==> flow/design.v (excerpt) <==
module matvecmult(
    CLK,
    RST,
    vector_x,
    vector_b,
    vector_y,
    Q,
    A,
    finish
);
input               CLK;
input               RST;
input       [127:0]	vector_x;
input       [127:0]	vector_b;
output  reg [127:0]	vector_y;
input       [127:0]	Q;
output  reg [3:0]   A;
output  reg         finish;
integer i;
integer j;
reg [7:0] vector_x_w[0:15],vector_x_r[0:15];
reg [7:0] vector_b_w[0:15],vector_b_r[0:15];
reg [7:0] vector_y_w[0:15],vector_y_r[0:15];
reg [7:0] part_matrix_a_w[0:15],part_matrix_a_r[0:15];
reg       finish_w,finish_r;
reg [3:0] counter_w,counter_r;
reg [7:0] temp;
always @(*) begin
    vector_x_w[0] = vector_x[7:0];
    vector_x_w[1] = vector_x[15:8];
    vector_x_w[2] = vector_x[23:16];
    vector_x_w[3] = vector_x[31:24];
    vector_x_w[4] = vector_x[39:32];
    vector_x_w[5] = vector_x[47:40];
    vector_x_w[6] = vector_x[55:48];
    vector_x_w[7] = vector_x[63:56];
    vector_x_w[8] = vector_x[71:64];
    vector_x_w[9] = vector_x[79:72];
    vector_x_w[10] = vector_x[87:80];
    vector_x_w[11] = vector_x[95:88];
    vector_x_w[12] = vector_x[103:96];
    vector_x_w[13] = vector_x[111:104];
    vector_x_w[14] = vector_x[119:112];
    vector_x_w[15] = vector_x[127:120];
    vector_b_w[0] = vector_b[7:0];
    vector_b_w[1] = vector_b[15:8];
    vector_b_w[2] = vector_b[23:16];
    vector_b_w[3] = vector_b[31:24];
    vector_b_w[4] = vector_b[39:32];
  ...
export LEC_CHECK = 0
export CAP_MARGIN = 20
export CORE_MARGIN = 2
export CORE_UTILIZATION = 10
export SLEW_MARGIN = 20
create_clock -name core_clock -period 11.1 [get_ports {CLK}]
run.sh (not shown) runs the stock make flow with config.mk's settings and CLKGATE_MAP_FILE=.
The baseline passed the timing, DRC and antenna checks.
Then changed:
--- a/flow/config.mk
+++ b/flow/config.mk
@@ -10 +10 @@
-export CORE_UTILIZATION = 10
+export CORE_UTILIZATION = 52
Non-clock buffer count fell by 75.
Global-route usage rose by 24 points.
Final area fell by roughly a tenth.
Routed wire length fell by well over a third.
Synthesized cell count stays the same.
Die size fell by well over a third.
Area after synthesis stays the same.
Cell count fell by well over a third.

========
Setup of alpha:
matvecmult again, from the RTL that the note above started with.
## matvecmult
module matvecmult(
    CLK,
    RST,
    vector_x,
    vector_b,
    vector_y,
    Q,
    A,
    finish
);
input               CLK;
input               RST;
input       [127:0]	vector_x;
input       [127:0]	vector_b;
output  reg [127:0]	vector_y;
input       [127:0]	Q;
output  reg [3:0]   A;
output  reg         finish;
integer i;
integer j;
reg [7:0] vector_x_w[0:15],vector_x_r[0:15];
reg [7:0] vector_b_w[0:15],vector_b_r[0:15];
reg [7:0] vector_y_w[0:15],vector_y_r[0:15];
reg [7:0] part_matrix_a_w[0:15],part_matrix_a_r[0:15];
reg       finish_w,finish_r;
reg [3:0] counter_w,counter_r;
reg [7:0] temp;
always @(*) begin
    vector_x_w[0] = vector_x[7:0];
    vector_x_w[1] = vector_x[15:8];
    vector_x_w[2] = vector_x[23:16];
    vector_x_w[3] = vector_x[31:24];
    vector_x_w[4] = vector_x[39:32];
    vector_x_w[5] = vector_x[47:40];
    vector_x_w[6] = vector_x[55:48];
    vector_x_w[7] = vector_x[63:56];
    vector_x_w[8] = vector_x[71:64];
    vector_x_w[9] = vector_x[79:72];
    vector_x_w[10] = vector_x[87:80];
    vector_x_w[11] = vector_x[95:88];
  ...
export LEC_CHECK = 0
export ABC_AREA = 1
export CAP_MARGIN = 20
export CORE_MARGIN = 2
export CORE_UTILIZATION = 46
export CTS_CLUSTER_DIAMETER = 227
export CTS_CLUSTER_SIZE = 90
export GPL_TIMING_DRIVEN = 0
export PLACE_DENSITY = 0.37
export SLEW_MARGIN = 20
export TNS_END_PERCENT = 35
create_clock -name core_clock -period 10.0 [get_ports {CLK}]
The final report for alpha shows a completed flow and a layout that fails verification, specifically negative setup slack.
The following lists how beta was set up differently from alpha:
Settings: PLACE_DENSITY changed from 0.37 to 0.59; TNS_END_PERCENT removed (was 35); ABC_AREA removed (was 1); CAP_MARGIN changed from 20 to 15; CTS_CLUSTER_DIAMETER removed (was 227); CTS_CLUSTER_SIZE removed (was 90); MAX_ROUTING_LAYER newly set to met5; CORE_UTILIZATION changed from 46 to 40.
Notes after the runs:
- Per the final summary, beta finished and its layout is clean on timing, DRC and antenna.
- beta against alpha: least setup slack across all paths after layout higher; chip area in the Yosys report lower; highest net fanout along the worst path higher; cell total after placement lower.
- Standard cell area after detailed placement in beta vs alpha: down 1700 sq um
> inputs changed (beta -> gamma)
Settings: CORE_MARGIN changed from 2 to 9; MAX_ROUTING_LAYER removed (was met5); CORE_UTILIZATION changed from 40 to 43; TNS_END_PERCENT newly set to 35; CAP_MARGIN changed from 15 to 20; ABC_AREA newly set to 1; CTS_CLUSTER_DIAMETER newly set to 227; CTS_CLUSTER_SIZE newly set to 90; PLACE_DENSITY changed from 0.59 to 0.37.
## What came out
The flow for gamma finished, though final verification flagged negative setup slack.
gamma has first-pass detailed-route iteration total below what beta had.
Looking at critical path depth in cells, gamma sits 4 higher than beta does.
Global-route usage over all layers (higher): beta
Looking only at adder-cell share of the synthesized area, and setting everything else aside, the lower value of beta and gamma goes to gamma.
beta reports its launching element of the worst setup path as vector_x[49] while gamma reports Q[84].
Diff beta -> gamma: die area now sits higher.
From beta to gamma the numbers moved as follows: cell count in the Yosys report rose 1014; buffer count excluding the clock tree in the final layout fell 20; number of buffers inserted to repair setup after CTS fell 1.
Input-level comparison between delta and gamma:
Settings: CORE_MARGIN now 2, was 9; ABC_AREA no longer set, was 1; PLACE_DENSITY no longer set, was 0.37; TNS_END_PERCENT no longer set, was 35; CTS_CLUSTER_DIAMETER no longer set, was 227; GPL_TIMING_DRIVEN no longer set, was 0; CTS_CLUSTER_SIZE now 99, was 90; CORE_UTILIZATION now 58, was 43; the clock period (ns, I/O delays scaled along) now 7.37, was 10.0.
Notes after the runs:
- [delta] flow finished | final checks: failed | reasons: negative setup slack
- Utilization after layout ended up 31 points higher on delta than on gamma.
- In delta, fraction of met1 tracks used by global routing is higher than in gamma.
- When the final numbers for gamma and delta were put side by side, the worst reg-to-reg setup slack turned out to be smaller in delta.
- vector_y_r[0][7] as the capturing instance or port of the critical path was reported by gamma, and vector_y_r[3][7] by delta.
The following lists how epsilon was set up differently from delta:
Settings: a deleted CTS_CLUSTER_SIZE that had been 99; a change of CORE_UTILIZATION from 58 to 40; an added PLACE_DENSITY of 0.59; an added MAX_ROUTING_LAYER of met4; a change of the clock period (ns, I/O delays scaled along) from 7.37 to 10.0.
Notes after the runs:
- Among delta and epsilon, a clean, completed layout was produced by epsilon alone.
- Pin count of the biggest net entering global routing, epsilon vs delta: down by more than 10%
- Summary of epsilon over delta: final area now smaller; wire length of the first global-routing pass now smaller.
